## gca_dlnv
module gca_dlnv(
    input [31:0]    coord0,
    input [31:0]    coord1,
    input           ld,
    input           step,
    input           CLK,
    output          FC,
    output [20:0]   ADDR
);
For scale: roughly 81 flip-flops, roughly 10000 um2 of cells after synthesis.
clock: 5.0 ns
lec_check: 0
cap_margin: 20
core_margin: 2
core_utilization: 30
cts_cluster_diameter: 395
cts_cluster_size: 15
hold_slack_margin: -0.09
place_density_lb_addon: 0.12
slew_margin: 0
tns_end_percent: 5
run.sh (not shown) runs the stock make flow with config.mk's settings and CLKGATE_MAP_FILE=.
Change:
Settings changed: CORE_MARGIN 2 to 10, CORE_UTILIZATION 30 to 40, CTS_CLUSTER_DIAMETER 395 to 397, CTS_CLUSTER_SIZE 15 to 98, HOLD_SLACK_MARGIN -0.09 to not set, PLACE_DENSITY set to 0.38, PLACE_DENSITY_LB_ADDON 0.12 to not set, SLEW_MARGIN 0 to 20.
Critical path depth drops by 1.
Wire length climbs by 3.8%.
Non-clock buffer count drops by 1.
Sequential cell count stays the same.
Synthesized cell count does not change.
Final cell count drops by 7.1%.
Change:
Settings changed: CORE_MARGIN 10 to 2, CORE_UTILIZATION 40 to 58, CTS_CLUSTER_DIAMETER 397 to not set, CTS_CLUSTER_SIZE 98 to not set, PLACE_DENSITY 0.38 to not set, TNS_END_PERCENT 5 to not set.
Clock period 5.0 ns to 2.53 ns, I/O delays scaled along.
Now the flow did not get past 5_1_grt. Area after synthesis does not change. Die area drops by 42%. Synthesized cell count stays the same.
Change:
Settings changed: ABC_AREA set to 1, CORE_UTILIZATION 58 to 60, CTS_CLUSTER_DIAMETER set to 94.
Clock period 2.53 ns to 2.75 ns, I/O delays scaled along.
=> This time the run reached the layout checks and failed them: negative setup slack. Synthesized area grows by 7.5%. Die size grows by 3.8%. Synthesized cell count grows by 34%.

* * *

Starting RTL as in the previous note.
clock: 4.19 ns
lec_check: 0
abc_area: 0
cap_margin: 5
core_margin: 2
core_utilization: 70
cts_cluster_diameter: 363
cts_cluster_size: 47
gpl_routability_driven: 0
gpl_timing_driven: 1
hold_slack_margin: -0.1
min_routing_layer: met1
place_density_lb_addon: 0.18
slew_margin: 30
tns_end_percent: 50
Next try:
Settings changed: ABC_AREA 0 to 1, CAP_MARGIN 5 to 15, CELL_PAD_IN_SITES_GLOBAL_PLACEMENT set to 1, CORE_MARGIN 2 to 5, CORE_UTILIZATION 70 to 69, CTS_CLUSTER_DIAMETER 363 to 263, CTS_CLUSTER_SIZE 47 to not set, HOLD_SLACK_MARGIN -0.1 to not set, SLEW_MARGIN 30 to 20.
After rerunning: The new run failed in global placement without I/O. Area after synthesis grows by 7.5%. Synthesized cell count is higher by 34%. Die area goes up by 19%.
Next try:
Settings changed: CAP_MARGIN 15 to 10, CELL_PAD_IN_SITES_GLOBAL_PLACEMENT 1 to not set, CORE_MARGIN 5 to 2, CTS_CLUSTER_DIAMETER 263 to 50, CTS_CLUSTER_SIZE set to 100, SLEW_MARGIN 20 to 30, TNS_END_PERCENT 50 to 5.
Result:
- With this change the flow completed with no timing, DRC or antenna violations
- die size is lower by 8.6%
- synthesized area is unchanged
- synthesized cell count stays the same
Next try:
Settings changed: ABC_AREA 1 to not set, CAP_MARGIN 10 to 20, CORE_UTILIZATION 69 to 40, CTS_CLUSTER_DIAMETER 50 to not set, CTS_CLUSTER_SIZE 100 to not set, GPL_ROUTABILITY_DRIVEN 0 to not set, GPL_TIMING_DRIVEN 1 to not set, MIN_ROUTING_LAYER met1 to not set, PLACE_DENSITY_LB_ADDON 0.18 to not set, SLEW_MARGIN 30 to 20, TNS_END_PERCENT 5 to not set.
Clock period 4.19 ns to 5.0 ns, I/O delays scaled along.
The changed run went through all stages and came out clean; final area shrinks by 4.6%; wire length falls by 19%; first-iteration DRC count fell by 44%; sequential cell count stays the same; cell count is lower by 16%; die area goes up by 58%; non-clock buffer count goes up by 2.

* * *

The RTL this note starts from:
==> flow/design.v <==
module gca_dlnv(
    input [31:0]    coord0,
    input [31:0]    coord1,
    input           ld,
    input           step,
    input           CLK,
    output          FC,
    output [20:0]   ADDR
);
    reg         [15:0] x0;
    reg         [15:0] y0;
    wire        [15:0] x1;
    wire        [15:0] y1;
    reg  signed [15:0] dx, dy;
    reg  signed [15:0] sx, sy;
    reg  signed [15:0] error;
    wire signed [15:0] e2;
    assign x1 = {5'b0, coord1[10:0]};
    assign y1 = {6'b0, coord1[20:11]};
    assign e2 = error <<< 1;
    assign ADDR = {y0[9:0], x0[10:0]};
    assign FC = !ld && (x0 == x1 && y0 == y1 || e2 >= dy && x0 == x1 || e2 <= dx && y0 == y1);
    always @(posedge CLK) begin
        if(ld) begin
            x0 <= {5'b0, coord0[10:0]};
            y0 <= {6'b0, coord0[20:11]};
            sx <= (x0 > x1) ? -16'd1 : 16'd1;
            sy <= (y0 > y1) ? -16'd1 : 16'd1;
            dx <= (x0 < x1) ? (x1 - x0) : (x0 - x1);
            dy <= (y1 < y0) ? (y1 - y0) : (y0 - y1);
            error <= dx + dy;
        end
        if(step && !ld) begin
            if(e2 >= dy) x0 <= x0 + sx;
            if(e2 <= dx) y0 <= y0 + sy;
            if(e2 >= dy && e2 <= dx)
                error <= error + dx + dy;
            else if(e2 >= dy)
                error <= error + dy;
            else if(e2 <= dx)
                error <= error + dx;
        end
    end
endmodule
clock: 4.52 ns
lec_check: 0
cap_margin: 20
core_margin: 2
core_utilization: 72
cts_cluster_diameter: 32
cts_cluster_size: 80
place_density_lb_addon: 0.04
setup_slack_margin: 0.73
slew_margin: 20
The first run passed the timing, design-rule and antenna checks.
==> next run, changes <==
--- a/flow/config.mk
+++ b/flow/config.mk
@@ -8 +8 @@
-export CAP_MARGIN = 20
+export CAP_MARGIN = 15
@@ -11,4 +11 @@
-export CTS_CLUSTER_DIAMETER = 32
-export CTS_CLUSTER_SIZE = 80
-export PLACE_DENSITY_LB_ADDON = 0.04
-export SETUP_SLACK_MARGIN = 0.73
+export SETUP_SLACK_MARGIN = -0.27
==> flow/constraint.sdc (replaced) <==
create_clock -name core_clock -period 3.9 [get_ports {CLK}]
set_input_delay 0.7800 -clock core_clock [delete_from_list [all_inputs] [get_ports {CLK}]]
set_output_delay 0.7800 -clock core_clock [all_outputs]
set_load 0.01 [all_outputs]
The changed run finished but fails on negative setup slack; count of clock-buffer cells in the layout came out higher by 1; register-to-register slack is worse by 0.70 ns; utilization went down by 0.62 points; wire length drops by 0.72%; global-route usage climbs by 0.91 points.
